==> 05-20 <==
// bicubic
module bicubic(clk, rst, act, in, out_0, out_1, out_2, out_3);
	input clk,rst,act;
	input [7:0] in;
  wire oooooooooooooooo;
	wire [7:0] in_0,in_1,in_2,in_3;   
	output [7:0] out_0, out_1, out_2, out_3;
	wire [1:0] ooooooooooo;
	wire[14:0] x_weight_sum_0;
	wire[14:0] x_weight_sum_1;
	wire[14:0] x_weight_sum_2;
	wire[14:0] x_weight_sum_3;
	wire[7:0] y_weight_sum_0;	
	wire[7:0] y_weight_sum_1;
	wire[7:0] y_weight_sum_2;
	wire[7:0] y_weight_sum_3;
	 input_array A(.clk(clk), .rst(rst), .act(act), .in(in),
					.out_0(in_3), .out_1(in_2), .out_2(in_1), .out_3(in_0));
	reg[14:0] array0_0 [3:0];
	reg[14:0] array0_1 [3:0];
	reg[14:0] array1_0 [3:0];
	reg[14:0] array1_1 [3:0];
	reg[14:0] array2_0 [3:0];
	reg[14:0] array2_1 [3:0];
	reg[14:0] array3_0 [3:0];
	reg[14:0] array3_1 [3:0];
	reg[1:0] mux_sel;
	reg switch;
	wire[14:0] dm0_0_0, dm0_1_0, dm0_2_0, dm0_3_0, 				
					  dm0_0_1, dm0_1_1, dm0_2_1, dm0_3_1,
 					 dm1_0_0, dm1_1_0, dm1_2_0, dm1_3_0, 
					 dm1_0_1, dm1_1_1, dm1_2_1, dm1_3_1,
 					 dm2_0_0, dm2_1_0, dm2_2_0, dm2_3_0, 
					 dm2_0_1, dm2_1_1, dm2_2_1, dm2_3_1,
 					 dm3_0_0, dm3_1_0, dm3_2_0, dm3_3_0, 
					 dm3_0_1, dm3_1_1, dm3_2_1, dm3_3_1;
  wire[14:0]  array0_0_0, array0_1_0, array0_2_0, array0_3_0, 					
					  array0_0_1, array0_1_1, array0_2_1, array0_3_1,
 					 array1_0_0, array1_1_0, array1_2_0, array1_3_0, 
					 array1_0_1, array1_1_1, array1_2_1, array1_3_1,
 					 array2_0_0, array2_1_0, array2_2_0, array2_3_0, 
					 array2_0_1, array2_1_1, array2_2_1, array2_3_1,
 					 array3_0_0, array3_1_0, array3_2_0, array3_3_0, 
					 array3_0_1, array3_1_1, array3_2_1, array3_3_1;
	wire[14:0]  y_in0_0,y_in0_1,y_in0_2,y_in0_3,				
					  y_in1_0,y_in1_1,y_in1_2,y_in1_3,
					  y_in2_0,y_in2_1,y_in2_2,y_in2_3,
					  y_in3_0,y_in3_1,y_in3_2,y_in3_3;
	assign array0_0_0= array0_0[0];		
	assign array0_1_0= array0_0[1];		
	assign array0_2_0= array0_0[2];		
	assign array0_3_0= array0_0[3];		
	assign array1_0_0= array1_0[0];		
	assign array1_1_0= array1_0[1];		
	assign array1_2_0= array1_0[2];		
	assign array1_3_0= array1_0[3];		
	assign array2_0_0= array2_0[0];		
	assign array2_1_0= array2_0[1];		
	assign array2_2_0= array2_0[2];		
	assign array2_3_0= array2_0[3];		
  ...
export LEC_CHECK = 0
export ABC_AREA = 1
export CAP_MARGIN = 20
export CORE_MARGIN = 2
export CORE_UTILIZATION = 72
export CTS_CLUSTER_DIAMETER = 395
export CTS_CLUSTER_SIZE = 94
export SETUP_SLACK_MARGIN = 0.75
export SLEW_MARGIN = 20
export TNS_END_PERCENT = 5
create_clock -name core_clock -period 2.58 [get_ports {clk}]
run.sh (not shown) runs the stock make flow with config.mk's settings and CLKGATE_MAP_FILE=.
==> 01-27 (differences from 05-20) <==
Settings changed: ABC_AREA 1 to unset, CELL_PAD_IN_SITES_DETAIL_PLACEMENT set to 0, CELL_PAD_IN_SITES_GLOBAL_PLACEMENT set to 0, CORE_ASPECT_RATIO set to 0.72, CTS_CLUSTER_DIAMETER 395 to unset, CTS_CLUSTER_SIZE 94 to 42, MAX_ROUTING_LAYER set to met4, SETUP_SLACK_MARGIN 0.75 to 3.26, TNS_END_PERCENT 5 to 15.
==> flow/constraint.sdc (replaced) <==
create_clock -name core_clock -period 10.2 [get_ports {clk}]
set_input_delay 2.0400 -clock core_clock [delete_from_list [all_inputs] [get_ports {clk}]]
set_output_delay 2.0400 -clock core_clock [all_outputs]
set_load 0.01 [all_outputs]
==> 01-26 (differences from 05-20) <==
Settings changed: ABC_AREA 1 to unset, CELL_PAD_IN_SITES_DETAIL_PLACEMENT set to 1, CORE_UTILIZATION 72 to 48, CTS_CLUSTER_DIAMETER 395 to unset, CTS_CLUSTER_SIZE 94 to unset, GPL_TIMING_DRIVEN set to 0, PLACE_DENSITY_LB_ADDON set to 0.16, SETUP_SLACK_MARGIN 0.75 to unset, SLEW_MARGIN 20 to 35, TNS_END_PERCENT 5 to unset.
==> flow/constraint.sdc (replaced) <==
create_clock -name core_clock -period 6.48 [get_ports {clk}]
set_input_delay 1.2960 -clock core_clock [delete_from_list [all_inputs] [get_ports {clk}]]
set_output_delay 1.2960 -clock core_clock [all_outputs]
set_load 0.01 [all_outputs]
==> 10-07 (differences from 05-20) <==
Settings changed: CTS_CLUSTER_DIAMETER 395 to unset, CTS_CLUSTER_SIZE 94 to unset, PLACE_DENSITY set to 0.38, SETUP_SLACK_MARGIN 0.75 to 0.98.
==> flow/constraint.sdc (replaced) <==
create_clock -name core_clock -period 5.28 [get_ports {clk}]
set_input_delay 1.0560 -clock core_clock [delete_from_list [all_inputs] [get_ports {clk}]]
set_output_delay 1.0560 -clock core_clock [all_outputs]
set_load 0.01 [all_outputs]
==> impl_metrics.tcl <==
# flow metrics
set metrics [dict create \
    seq_area_frac_synth_pct 43.5 \
    most_common_cell "inv_1" \
    xor_area_share_pct 4.83 \
    ys_cells 4426 \
    gp_congestion 0.974 \
    gr-usage-met2_pct 51.5 \
    fp.coreArea_mm2 0.0694 \
    fp.dieH_um 228 \
    top_area_share_pct 31.5 \
    grt.overflow.total 0 \
    synthCells 4426 \
    use_met1_pct 58.1 \
    ys_sh_aoi_pct 10.9 \
    outcome "complete, no violations" \
    yosys_area_mm2 0.0504 \
    chipArea_mm2 0.0721 \
    synthTopCellsByArea "edfxtp_1 (31%), fa_1 (12%), dfxtp_1 (12%)" \
]
(the above is from 01-27)
==> impl_metrics.tcl <==
# flow metrics
set metrics [dict create \
    outcome "complete, no violations" \
    post-dp-hpwl_mm 113 \
    sh_seq_area_pct 35.1 \
    gp_congestion 1.04 \
    synthTopCellsByArea "edfxtp_1 (30%), fa_1 (12%), dfxtp_1 (11%)" \
    fp.coreArea_mm2 0.0726 \
    path_max_fanout 9 \
    grt.overflow.total 0 \
    seq_area_frac_synth_pct 41.7 \
    use_met1_pct 52.8 \
    fp.dieH_um 274 \
    most_common_cell "nand2_1" \
    chipArea_mm2 0.0751 \
    xor_area_share_pct 4.81 \
    top_area_share_pct 30.2 \
    synthTopLogicFamily "adder cells" \
    gr-usage-met2_pct 68.8 \
]
(the above is from 10-07)
==> impl_metrics.tcl <==
# flow metrics
set metrics [dict create \
    outcome "aborted with a tool error" \
    lastStage "global routing" \
    error_line "[ERROR GRT-0116] Global routing finished with congestion. Check the congestion regions in the DRC Viewer." \
    xor_area_share_pct 4.81 \
    grt.overflow.total 716 \
    gr-usage-met2_pct 99.1 \
    chipArea_mm2 0.0751 \
    seq_area_frac_synth_pct 41.7 \
    fp.dieH_um 274 \
    gp_congestion 1.04 \
    most_common_cell "nand2_1" \
    yosys_area_mm2 0.0525 \
    synthTopCellsByArea "edfxtp_1 (30%), fa_1 (12%), dfxtp_1 (11%)" \
    top_area_share_pct 30.2 \
]
(the above is from 05-20)
==> impl_metrics.tcl <==
# flow metrics
set metrics [dict create \
    top_area_share_pct 31.5 \
    gp_congestion 0.987 \
    use_met1_pct 37.6 \
    gr-usage-met2_pct 53.3 \
    fp.coreArea_mm2 0.104 \
    synthCells 4426 \
    outcome "complete, no violations" \
    ys_sh_aoi_pct 10.9 \
    ys_cells 4426 \
    chipArea_mm2 0.108 \
    xor_area_share_pct 4.83 \
    most_common_cell "inv_1" \
    yosys_area_mm2 0.0504 \
    grt.overflow.total 0 \
    fp.dieH_um 328 \
]
(the above is from 01-26)

========
==> run E <==
bicubic again, from the RTL that the note above started with.
==> flow/design.v (excerpt) <==
module bicubic(clk, rst, act, in, out_0, out_1, out_2, out_3);
	input clk,rst,act;
	input [7:0] in;
  wire oooooooooooooooo;
	wire [7:0] in_0,in_1,in_2,in_3;   
	output [7:0] out_0, out_1, out_2, out_3;
	wire [1:0] ooooooooooo;
	wire[14:0] x_weight_sum_0;
	wire[14:0] x_weight_sum_1;
	wire[14:0] x_weight_sum_2;
	wire[14:0] x_weight_sum_3;
	wire[7:0] y_weight_sum_0;	
	wire[7:0] y_weight_sum_1;
	wire[7:0] y_weight_sum_2;
	wire[7:0] y_weight_sum_3;
	 input_array A(.clk(clk), .rst(rst), .act(act), .in(in),
					.out_0(in_3), .out_1(in_2), .out_2(in_1), .out_3(in_0));
	reg[14:0] array0_0 [3:0];
	reg[14:0] array0_1 [3:0];
	reg[14:0] array1_0 [3:0];
	reg[14:0] array1_1 [3:0];
	reg[14:0] array2_0 [3:0];
	reg[14:0] array2_1 [3:0];
	reg[14:0] array3_0 [3:0];
	reg[14:0] array3_1 [3:0];
	reg[1:0] mux_sel;
	reg switch;
	wire[14:0] dm0_0_0, dm0_1_0, dm0_2_0, dm0_3_0, 				
					  dm0_0_1, dm0_1_1, dm0_2_1, dm0_3_1,
  ...
clock: 11.9 ns
lec_check: 0
cap_margin: 20
cell_pad_in_sites_detail_placement: 1
cell_pad_in_sites_global_placement: 2
core_aspect_ratio: 0.72
core_margin: 2
core_utilization: 40
cts_cluster_size: 80
max_routing_layer: met4
setup_slack_margin: 3.26
slew_margin: 20
tns_end_percent: 15
==> inputs of run H, as changes to run E <==
==> flow/config.mk (replaced) <==
export PLATFORM = sky130hd
export DESIGN_NAME = bicubic
export DESIGN_NICKNAME = bicubic
export VERILOG_FILES = /design/flow/design.v
export SDC_FILE = /design/flow/constraint.sdc
export NUM_CORES = 4
export LEC_CHECK = 0
export CAP_MARGIN = 10
export CORE_MARGIN = 2
export CORE_UTILIZATION = 72
export SLEW_MARGIN = 20
==> flow/constraint.sdc (replaced) <==
create_clock -name core_clock -period 5.31 [get_ports {clk}]
set_input_delay 1.0620 -clock core_clock [delete_from_list [all_inputs] [get_ports {clk}]]
set_output_delay 1.0620 -clock core_clock [all_outputs]
set_load 0.01 [all_outputs]
==> qor summary <==
| item | run H | run E |
|---|---|---|
| Outcome | failed layout checks | complete, no violations |
| Layout check failures | negative setup slack | - |
| Timing endpoint of the critical path | y1.temp_2[15] | y3.temp_1[20] |
| Clock transition at the registers of the reported paths | 0.07 ns | 0.06 ns |
| Layout buffer count excluding clock buffers | 604 | 117 |
| TAP cells | 931 | 1680 |
| Global routing met3 resource utilization | 6.79% | 4.59% |
| Post-route insts no fill | 5995 | 6275 |
| Sum of met2 wire segment lengths after detailed routing | 69600 um | 62100 um |
| FF+latch area | 0.0219 mm2 | 0.0219 mm2 |
| Wirelength per Cell | 24.2 um | 25.5 um |
| Clkbuf count | 114 | 124 |
| Worst Path Arrival | 6.24 ns | 8.03 ns |
| Final HPWL DP | 103000 um | 125000 um |
| Worst Tran Pin Value | 1.15 ns | 1.37 ns |
| WL met1 | 51900 um | 85700 um |
| Global-route wire length before repair | 213000 um | 236000 um |
| Final layout net count | 5745 | 5264 |
